// mul
module mul(
    input         mul_clk,
    input         resetn,
    input         mul_signed,
    input  [31:0] x,
    input  [31:0] y,
    input         de_to_ex_valid,
    input         ex_allowin,
    output [63:0] result
);
Size: about 5000 cells after synthesis, roughly 610 flip-flops, about 55000 sq um of cells after synthesis.
Settings: LEC_CHECK=0, CAP_MARGIN=5, CORE_MARGIN=2, CORE_UTILIZATION=57, CTS_CLUSTER_SIZE=71, GPL_ROUTABILITY_DRIVEN=1, MIN_ROUTING_LAYER=met1, PLACE_DENSITY_LB_ADDON=0.04, SLEW_MARGIN=5, TNS_END_PERCENT=70; clock period 7.25 ns.
run.sh (not shown) runs the stock make flow with config.mk's settings and CLKGATE_MAP_FILE=.
The first run reached the layout checks and failed them: setup timing.
Then changed:
Settings changed: ABC_AREA set to 1, CAP_MARGIN 5 to 30, CELL_PAD_IN_SITES_DETAIL_PLACEMENT set to 1, CELL_PAD_IN_SITES_GLOBAL_PLACEMENT set to 3, CORE_ASPECT_RATIO set to 1.27, CORE_MARGIN 2 to 6, CORE_UTILIZATION 57 to 66, CTS_CLUSTER_SIZE 71 to 93, GPL_TIMING_DRIVEN set to 0, HOLD_SLACK_MARGIN set to 0.25, MAX_ROUTING_LAYER set to met5, MIN_ROUTING_LAYER met1 to met2, SETUP_SLACK_MARGIN set to 1.23, TNS_END_PERCENT 70 to 5.
=>
- The new run never finished: it broke off in global placement without I/O on FLW-0024
- die area came out lower by 10%
- synthesized area came out lower by 1.7%
- synthesized cell count came out higher by 12%
Then changed:
Settings changed: ABC_AREA 1 to unset, CAP_MARGIN 30 to 5, CELL_PAD_IN_SITES_DETAIL_PLACEMENT 1 to unset, CELL_PAD_IN_SITES_GLOBAL_PLACEMENT 3 to unset, CORE_ASPECT_RATIO 1.27 to unset, CORE_UTILIZATION 66 to 71, CTS_CLUSTER_SIZE 93 to 37, GPL_TIMING_DRIVEN 0 to unset, HOLD_SLACK_MARGIN 0.25 to unset, MAX_ROUTING_LAYER met5 to unset, MIN_ROUTING_LAYER met2 to met1, PLACE_DENSITY_LB_ADDON 0.04 to 0.03, SETUP_SLACK_MARGIN 1.23 to 1.65, TNS_END_PERCENT 5 to 70.
The new run finished but failed the layout checks on setup timing. Area after synthesis grows by 1.8%. Die size shrinks by 5.2%. Synthesized cell count shrinks by 10%.
Then changed:
Settings changed: CAP_MARGIN 5 to 30, CORE_MARGIN 6 to 2, CORE_UTILIZATION 71 to 72, CTS_CLUSTER_SIZE 37 to 71, HOLD_SLACK_MARGIN set to 0.29, PLACE_DENSITY_LB_ADDON 0.03 to 0.28, SETUP_SLACK_MARGIN 1.65 to 1.6.
Clock period 7.25 ns to 6.51 ns, I/O delays scaled along.
Outcome: The new run reached the layout checks and failed them: setup timing; worst hold slack degrades by 0.21 ns; first-iteration DRC count rises by 11%; non-clock buffer count came out lower by 10; synthesized area stays the same; clock-buffer cell count came out lower by 1; critical path depth shrinks by 1; global-route usage grows by 4.5 points; core utilization rose by 0.84 points.


maple:
mul again, from the RTL that the note above started with.
// mul
module mul(
    input         mul_clk,
    input         resetn,
    input         mul_signed,
    input  [31:0] x,
    input  [31:0] y,
    input         de_to_ex_valid,
    input         ex_allowin,
    output [63:0] result
);
clock: 7.25 ns
lec_check: 0
abc_area: 1
cap_margin: 30
cell_pad_in_sites_detail_placement: 1
cell_pad_in_sites_global_placement: 3
core_aspect_ratio: 1.27
core_margin: 2
core_utilization: 16
cts_cluster_size: 59
gpl_routability_driven: 1
gpl_timing_driven: 0
hold_slack_margin: 0.25
min_routing_layer: met2
place_density_lb_addon: 0.04
setup_slack_margin: 1.65
slew_margin: 5
tns_end_percent: 70
maple had finished all stages when the layout checks came back failing, citing negative setup slack.
### maple -> xenon
# maple
export LEC_CHECK = 0
export ABC_AREA = 1
export CAP_MARGIN = 30
export CELL_PAD_IN_SITES_DETAIL_PLACEMENT = 1
export CELL_PAD_IN_SITES_GLOBAL_PLACEMENT = 3
export CORE_ASPECT_RATIO = 1.27
export CORE_MARGIN = 2
export CORE_UTILIZATION = 16
export CTS_CLUSTER_SIZE = 59
export GPL_ROUTABILITY_DRIVEN = 1
export GPL_TIMING_DRIVEN = 0
export HOLD_SLACK_MARGIN = 0.25
export MIN_ROUTING_LAYER = met2
export PLACE_DENSITY_LB_ADDON = 0.04
export SETUP_SLACK_MARGIN = 1.65
export SLEW_MARGIN = 5
export TNS_END_PERCENT = 70
create_clock -name core_clock -period 7.25 [get_ports {mul_clk}]
# xenon
export LEC_CHECK = 0
export CAP_MARGIN = 20
export CORE_MARGIN = 2
export CORE_UTILIZATION = 66
export SLEW_MARGIN = 20
create_clock -name core_clock -period 11.7 [get_ports {mul_clk}]
Notes after the runs:
Having completed the whole flow, xenon delivered a layout that passed the timing, DRC and antenna checks.
maple → xenon: count of instances resized after the clock tree is built fell 947.
Reported for xenon and maple, number of sequential storage elements turned out identical to the last digit.
Compared to maple, xenon has wire length about 60% lower.
For number of non-clock buffers, dividing the value from maple by the value from xenon gives 4.1.
Cmp xenon vs maple: via count lower in xenon
#### Input delta (sierra over xenon)
# xenon
export LEC_CHECK = 0
export CAP_MARGIN = 20
export CORE_MARGIN = 2
export CORE_UTILIZATION = 66
export SLEW_MARGIN = 20
create_clock -name core_clock -period 11.7 [get_ports {mul_clk}]
# sierra
export LEC_CHECK = 0
export CAP_MARGIN = 20
export CORE_MARGIN = 2
export CORE_UTILIZATION = 72
export CTS_CLUSTER_DIAMETER = 94
export HOLD_SLACK_MARGIN = -0.08
export MAX_ROUTING_LAYER = met4
export SLEW_MARGIN = 20
export TNS_END_PERCENT = 40
create_clock -name core_clock -period 7.7 [get_ports {mul_clk}]
==> results <==
Of xenon and sierra, only xenon finishes the flow clean. sierra -> stages 100% | layout checks FAIL | negative setup slack. Data arrival time at the worst-slack endpoint came out lower on sierra than on xenon. Compared to xenon, sierra shows a narrower setup margin. Higher count of buffers added by post-CTS timing repair for setup was reported by sierra, not xenon. Global-route track usage on met1: sierra vs xenon up 3.0 points. Between sierra and xenon, the clock slew seen by the registers of the worst setup and hold paths does not differ in any meaningful way. What sierra reported for post-route standard cell area excluding fillers has to be multiplied by 0.942 to get the figure for xenon. xenon -> sierra: count of buffers not belonging to the clock network in the layout increased by more than 100%.
Input changes introduced in cedar (baseline for comparison: sierra):
# sierra
export LEC_CHECK = 0
export CAP_MARGIN = 20
export CORE_MARGIN = 2
export CORE_UTILIZATION = 72
export CTS_CLUSTER_DIAMETER = 94
export HOLD_SLACK_MARGIN = -0.08
export MAX_ROUTING_LAYER = met4
export SLEW_MARGIN = 20
export TNS_END_PERCENT = 40
create_clock -name core_clock -period 7.7 [get_ports {mul_clk}]
# cedar
export LEC_CHECK = 0
export CAP_MARGIN = 20
export CORE_MARGIN = 2
export CORE_UTILIZATION = 72
export CTS_CLUSTER_DIAMETER = 100
export HOLD_SLACK_MARGIN = -0.08
export MAX_ROUTING_LAYER = met4
export PLACE_DENSITY = 0.41
export SLEW_MARGIN = 20
export TNS_END_PERCENT = 40
create_clock -name core_clock -period 7.71 [get_ports {mul_clk}]
[summary]
cedar: flow complete, layout not clean; failing: negative setup slack. sierra → cedar: count of antenna diodes in the layout went up 2; combined global-route utilization of all metal layers went down 0.85 points; final-layout worst hold slack went down 0.017 ns.
Input changes introduced in fjord (baseline for comparison: cedar):
# cedar
export LEC_CHECK = 0
export CAP_MARGIN = 20
export CORE_MARGIN = 2
export CORE_UTILIZATION = 72
export CTS_CLUSTER_DIAMETER = 100
export HOLD_SLACK_MARGIN = -0.08
export MAX_ROUTING_LAYER = met4
export PLACE_DENSITY = 0.41
export SLEW_MARGIN = 20
export TNS_END_PERCENT = 40
create_clock -name core_clock -period 7.71 [get_ports {mul_clk}]
# fjord
export LEC_CHECK = 0
export CAP_MARGIN = 20
export CORE_MARGIN = 2
export CORE_UTILIZATION = 72
export PLACE_DENSITY_LB_ADDON = 0.01
export SETUP_SLACK_MARGIN = 2.02
export SLEW_MARGIN = 20
create_clock -name core_clock -period 7.99 [get_ports {mul_clk}]
Findings:
- fjord: flow complete, layout not clean; failing: negative setup slack
- Lower utilization goes to cedar over fjord.
- Summary of fjord over cedar: clock buffer instance count of the final layout now larger.
